Setup of run 1:
Design chipmunk, start of the top module:
module chipmunk
	#(parameter addrSize = 12)
	(input clk,
	 input reset,
	 input [addrSize-1:0] startPC,
	 input [7:0] dataBus,
	 output [7:0] dataBusWrite,
	 output reg [addrSize-1:0] addrBus,
	 output weMem,
	 output done);
Size: ~10000 sq um of cells after synthesis.
clock: 5.0 ns
lec_check: 0
cap_margin: 20
core_margin: 2
core_utilization: 60
cts_cluster_diameter: 262
cts_cluster_size: 97
slew_margin: 20
tns_end_percent: 15
run.sh (not shown) runs the stock make flow with config.mk's settings and CLKGATE_MAP_FILE=.
Run 1: flow completed, timing, DRC and antenna clean
What run 2 does differently from run 1 at the input level:
Settings: putting ABC_AREA at 0 where nothing was set; putting PLACE_DENSITY at 0.8 where nothing was set; swapping 60 for 50 in CORE_UTILIZATION.
==> results <==
Of run 2 and run 1, the run reporting the lower met1 wire length was run 2.
Diff run 1 -> run 2: number of cell instances after yosys synthesis ~0 delta, post-route cell area +0.32%.
Run 2 finished end to end and its layout was clean on timing, DRC and antenna.
Run 2 vs run 1, endpoint of the worst setup timing path: dataBusWrite[2] vs yReg[7]
The launching instance or port of the critical path comes out opcode[0] in one run and opcode[5] in the other, namely in run 2 and run 1 respectively.
### run 2 -> run 3
Settings: removing TNS_END_PERCENT (formerly 15); removing CTS_CLUSTER_DIAMETER (formerly 262); changing CORE_UTILIZATION from 50 to 65; removing ABC_AREA (formerly 0); removing PLACE_DENSITY (formerly 0.8); removing CTS_CLUSTER_SIZE (formerly 97); changing the clock period (ns, I/O delays scaled along) from 5.0 to 3.87.
Results
On total design power: between run 3 and run 2, it ends up higher for run 3. Run 3: all stages done; final checks FAILED (setup timing). Run 2 has completed all stages; timing, DRC and antenna checks passed. Non-clock buffer count sits higher in run 3 than in run 2. Summary of run 3 over run 2: footprint of the multi-input gates rose by 530 sq um; sequential share of layout area fell by 2.7 points; routed wire length rose by about 15%.

---

Setup of build 52:
chipmunk again, from the RTL that the note above started with.
clock: 5.51 ns
lec_check: 0
cap_margin: 20
core_margin: 2
core_utilization: 24
cts_cluster_diameter: 44
hold_slack_margin: 0.1
max_routing_layer: met5
place_density: 0.41
slew_margin: 40
### build 52 -> build 79
Settings: ABC_AREA newly set to 1; HOLD_SLACK_MARGIN changed from 0.1 to 0.28; CTS_CLUSTER_SIZE newly set to 73; SETUP_SLACK_MARGIN newly set to 1.11; PLACE_DENSITY changed from 0.41 to 0.42; the clock period (ns, I/O delays scaled along) changed from 5.51 to 5.09.
In the reports for build 79 and build 52, the larger required time of the worst setup path belongs to build 52.
The run with more routed wire is build 79, not build 52.
Est. power | build 79 vs build 52 | build 79 higher
Compared with build 52, build 79 shows a higher synthesized cell count.
Build 52 → build 79: global-route usage rose by 1.5 points; buffer and inverter count on the worst path shows an increase of 3; post-place instance area saw a decrease.
Here is what was changed in the inputs of build 48 compared with build 79.
Settings: MAX_ROUTING_LAYER: met5 -> unset; PLACE_DENSITY: 0.42 -> unset; CTS_CLUSTER_DIAMETER: 44 -> unset; SETUP_SLACK_MARGIN: 1.11 -> unset; SLEW_MARGIN: 40 -> 20; CORE_UTILIZATION: 24 -> 65; HOLD_SLACK_MARGIN: 0.28 -> unset; the clock period (ns, I/O delays scaled along): 5.09 -> 3.68.
[summary]
Build 79 has a higher combinational gate area than build 48.
To summarise build 48: no stage aborted, but the layout did not pass its checks, failing on negative setup slack.
Changes observed in build 48 relative to build 79: count of clock-buffer cells in the layout now sits lower, via count now sits higher, synthesis-to-layout area growth now sits lower.
Build 48 -> build 79: number of violations of the max-capacitance limit delta 0, exact match
In build 48, met3 track demand over resource in global routing is higher than in build 79.
In the reports for build 48 and build 79, the larger sequential share of layout area belongs to build 48.
Compared with build 79, build 48 shows a number of buffers inserted by post-CTS setup repair that is 13 lower.
In build 48, the number of cells on the critical path came out about 8% below the value in build 79.
Build 48 vs build 79, instance count: build 48 lower
Comparing build 48 and build 79, the lower global routing usage on met2 was measured on build 79.
#### Input delta (build 9 over build 48)
Settings: setting SETUP_SLACK_MARGIN to -0.17 for the first time; setting CTS_CLUSTER_DIAMETER to 360 for the first time; changing CORE_UTILIZATION from 65 to 67; changing the clock period (ns, I/O delays scaled along) from 3.68 to 3.19.
--- outcome ---
In the summary table, build 9 is marked failed, with error GRT-0232 raised in global routing.
Re fraction of the mapped netlist area in adder cells: no difference whatsoever between build 9 and build 48.
Compared with build 48, in build 9 width of the die moved down; die footprint went down by 2.9%; global placer's final weighted congestion now sits higher; worst-case setup slack after placement saw a decrease; total number of placement rows now smaller.
Against build 48, vertical die dimension in build 9 fell slightly.
Modified inputs, build 98 compared to build 9
Settings: swapping 67 for 68 in CORE_UTILIZATION; clearing CTS_CLUSTER_SIZE, which used to be 73; clearing ABC_AREA, which used to be 1; clearing CTS_CLUSTER_DIAMETER, which used to be 360; clearing SETUP_SLACK_MARGIN, which used to be -0.17; swapping 3.19 for 4.33 in the clock period (ns, I/O delays scaled along).
==> comparison <==
Among build 9 and build 98, the run that stopped before the end is build 9, and it is the only one.
Status(build 9) = ERROR, stage = global routing
Area of the mapped netlist: build 98 vs build 9 up about 3.6%
Area share of and/or/nand/nor cells after synthesis: build 98 and build 9 compared, higher one is build 9
[compare] base=build 9 new=build 98: synthesized-area fraction occupied by adder cells now smaller, share of the synthesized netlist area taken by xor and xnor gates now larger, total number of clock tree sinks comparable, routability congestion estimate from global placement now smaller, total die size now larger.
Re HPWL reported at the end of detailed placement: build 98 and build 9 aren't equal, and the lower value belongs to build 98.
Compared to build 9, build 98 has post-CTS setup-driven buffer insertion count 19 lower.
Setup changes, build 98 to build 61
Settings: CTS_CLUSTER_SIZE: unset -> 32; CTS_CLUSTER_DIAMETER: unset -> 356; the clock period (ns, I/O delays scaled along): 4.33 -> 3.72.
In the metrics for build 61 and build 98, the one carrying the higher detailed-route wire length is build 61. Going from build 98 to build 61, average wire per standard cell grew by a little under 10%. Any difference in number of nets still failing antenna checks after routing between build 98 and build 61 is small enough to ignore. What the final checks of build 61 revealed, after a flow that finished every stage, was a layout that fails on negative setup slack. Final cell area: build 61 above build 98. Between build 61 and build 98, the data required time at the worst endpoint is higher for build 98. Taking build 98 over build 61, the number of vias per cell ratio works out to 0.941. Compared with build 98, in build 61 final setup violation count higher, setup clock skew after layout comparable. Compared with build 98, build 61 shows a higher number of standard cells in the layout, taps in and fillers out. Delta(core utilization, build 61 - build 98) > 0.

---

Setup of before:
chipmunk again, from the RTL that the note above started with.
make LEC_CHECK=0 CAP_MARGIN=15 CELL_PAD_IN_SITES_DETAIL_PLACEMENT=0 CELL_PAD_IN_SITES_GLOBAL_PLACEMENT=2 CORE_ASPECT_RATIO=1.88 CORE_MARGIN=2 CORE_UTILIZATION=24 CTS_CLUSTER_DIAMETER=228 CTS_CLUSTER_SIZE=16 MAX_ROUTING_LAYER=met5 MIN_ROUTING_LAYER=met2 PLACE_DENSITY=0.41 SLEW_MARGIN=30 TNS_END_PERCENT=20 finish   # period 4.79 ns
The final layout from before, which completed every stage, passed the timing, DRC and antenna checks at the end of the flow.
--- input diff before..after ---
==> flow/config.mk <==
export PLATFORM = sky130hd
export DESIGN_NAME = chipmunk
export DESIGN_NICKNAME = chipmunk
export VERILOG_FILES = /design/flow/design.v
export SDC_FILE = /design/flow/constraint.sdc
export NUM_CORES = 4
export LEC_CHECK = 0
export CAP_MARGIN = 20
export CORE_MARGIN = 2
export CORE_UTILIZATION = 33
export SLEW_MARGIN = 20
==> flow/constraint.sdc <==
create_clock -name core_clock -period 4.69 [get_ports {clk}]
set_input_delay 0.9380 -clock core_clock [delete_from_list [all_inputs] [get_ports {clk}]]
set_output_delay 0.9380 -clock core_clock [all_outputs]
set_load 0.01 [all_outputs]
Notes after the runs:
- Critical path buffer and inverter count delta for after relative to before: 5 lower
- From before to after the numbers moved as follows: areal power density over the cells -17 nW/um^2; critical path depth moved up.
- Comparing before against after, there is no change at all in number of enable-type register cells in the synthesized netlist.
- For after, the cell with the biggest individual delay on the critical path was sky130_fd_sc_hd__edfxtp_1, unlike before, where it was sky130_fd_sc_hd__clkdlybuf4s50_1.
- Final standard cell count with taps included and fillers excluded (before / after): 1.13
- | wire length | after vs before | 38% lower |
- after ended up with nFlagReg as its last element of the critical path; before ended up with dataBusWrite[7].
- Global-route wire length before repair | after below before
- Between after and before, the final design instance area without fill is higher for before.
- Delta (after minus before): final weighted congestion in routability-driven placement saw a decrease; proportion of power drawn by the clock network saw an increase.

---

Starting RTL as in the previous note.
Settings: LEC_CHECK=0, ABC_AREA=1, CAP_MARGIN=0, CORE_MARGIN=2, CORE_UTILIZATION=24, CTS_CLUSTER_DIAMETER=44, CTS_CLUSTER_SIZE=73, HOLD_SLACK_MARGIN=0.1, MAX_ROUTING_LAYER=met4, PLACE_DENSITY=0.42, SETUP_SLACK_MARGIN=1.11, SLEW_MARGIN=40; clock period 5.09 ns.
Edit:
==> flow/config.mk (replaced) <==
export PLATFORM = sky130hd
export DESIGN_NAME = chipmunk
export DESIGN_NICKNAME = chipmunk
export VERILOG_FILES = /design/flow/design.v
export SDC_FILE = /design/flow/constraint.sdc
export NUM_CORES = 4
export LEC_CHECK = 0
export ABC_AREA = 1
export CAP_MARGIN = 0
export CORE_MARGIN = 2
export CORE_UTILIZATION = 66
export CTS_CLUSTER_DIAMETER = 44
export CTS_CLUSTER_SIZE = 79
export MAX_ROUTING_LAYER = met5
export PLACE_DENSITY_LB_ADDON = 0.2
export SLEW_MARGIN = 40
==> flow/constraint.sdc (replaced) <==
create_clock -name core_clock -period 3.83 [get_ports {clk}]
set_input_delay 0.7660 -clock core_clock [delete_from_list [all_inputs] [get_ports {clk}]]
set_output_delay 0.7660 -clock core_clock [all_outputs]
set_load 0.01 [all_outputs]
=> The new run ran to the end with violations: negative setup slack; worst setup slack loses 1.1 ns; total power increases by a quarter to a third; clock-buffer cell count stays the same; wire length decreases by roughly a tenth; clock skew decreases by 0.013 ns; die size decreases by well over a third; utilization increases by 50 points.
Edit:
--- a/flow/config.mk
+++ b/flow/config.mk
@@ -7,10 +7,12 @@
 export LEC_CHECK = 0
 export ABC_AREA = 1
-export CAP_MARGIN = 0
+export CAP_MARGIN = 20
 export CORE_MARGIN = 2
-export CORE_UTILIZATION = 66
+export CORE_UTILIZATION = 24
 export CTS_CLUSTER_DIAMETER = 44
-export CTS_CLUSTER_SIZE = 79
+export CTS_CLUSTER_SIZE = 73
+export HOLD_SLACK_MARGIN = 0.1
 export MAX_ROUTING_LAYER = met5
-export PLACE_DENSITY_LB_ADDON = 0.2
+export PLACE_DENSITY = 0.42
+export SETUP_SLACK_MARGIN = 1.11
 export SLEW_MARGIN = 40
==> flow/constraint.sdc (replaced) <==
create_clock -name core_clock -period 5.09 [get_ports {clk}]
set_input_delay 1.0180 -clock core_clock [delete_from_list [all_inputs] [get_ports {clk}]]
set_output_delay 1.0180 -clock core_clock [all_outputs]
set_load 0.01 [all_outputs]
Now the flow ran to the end with no violations.
Fmax decreases by 2.6%.
Wire length increases by 12%.
Synthesized area does not change.
Clock skew hardly moves.
Final cell count increases by 19%.
Clock power decreases by 19%.
Via count decreases by 9.6%.
Edit:
==> flow/config.mk (replaced) <==
export PLATFORM = sky130hd
export DESIGN_NAME = chipmunk
export DESIGN_NICKNAME = chipmunk
export VERILOG_FILES = /design/flow/design.v
export SDC_FILE = /design/flow/constraint.sdc
export NUM_CORES = 4
export LEC_CHECK = 0
export CAP_MARGIN = 20
export CORE_MARGIN = 2
export CORE_UTILIZATION = 24
export CTS_CLUSTER_DIAMETER = 26
export CTS_CLUSTER_SIZE = 17
export HOLD_SLACK_MARGIN = 0.1
export MAX_ROUTING_LAYER = met5
export PLACE_DENSITY = 0.41
export SLEW_MARGIN = 40
==> flow/constraint.sdc (replaced) <==
create_clock -name core_clock -period 5.51 [get_ports {clk}]
set_input_delay 1.1020 -clock core_clock [delete_from_list [all_inputs] [get_ports {clk}]]
set_output_delay 1.1020 -clock core_clock [all_outputs]
set_load 0.01 [all_outputs]
What happened: The new run completed without violations; setup slack gets worse by 0.77 ns; hold slack is better by 0.023 ns; flip-flop count stays the same.
Power figures rest on the tool's default switching activity, not on a simulated workload.
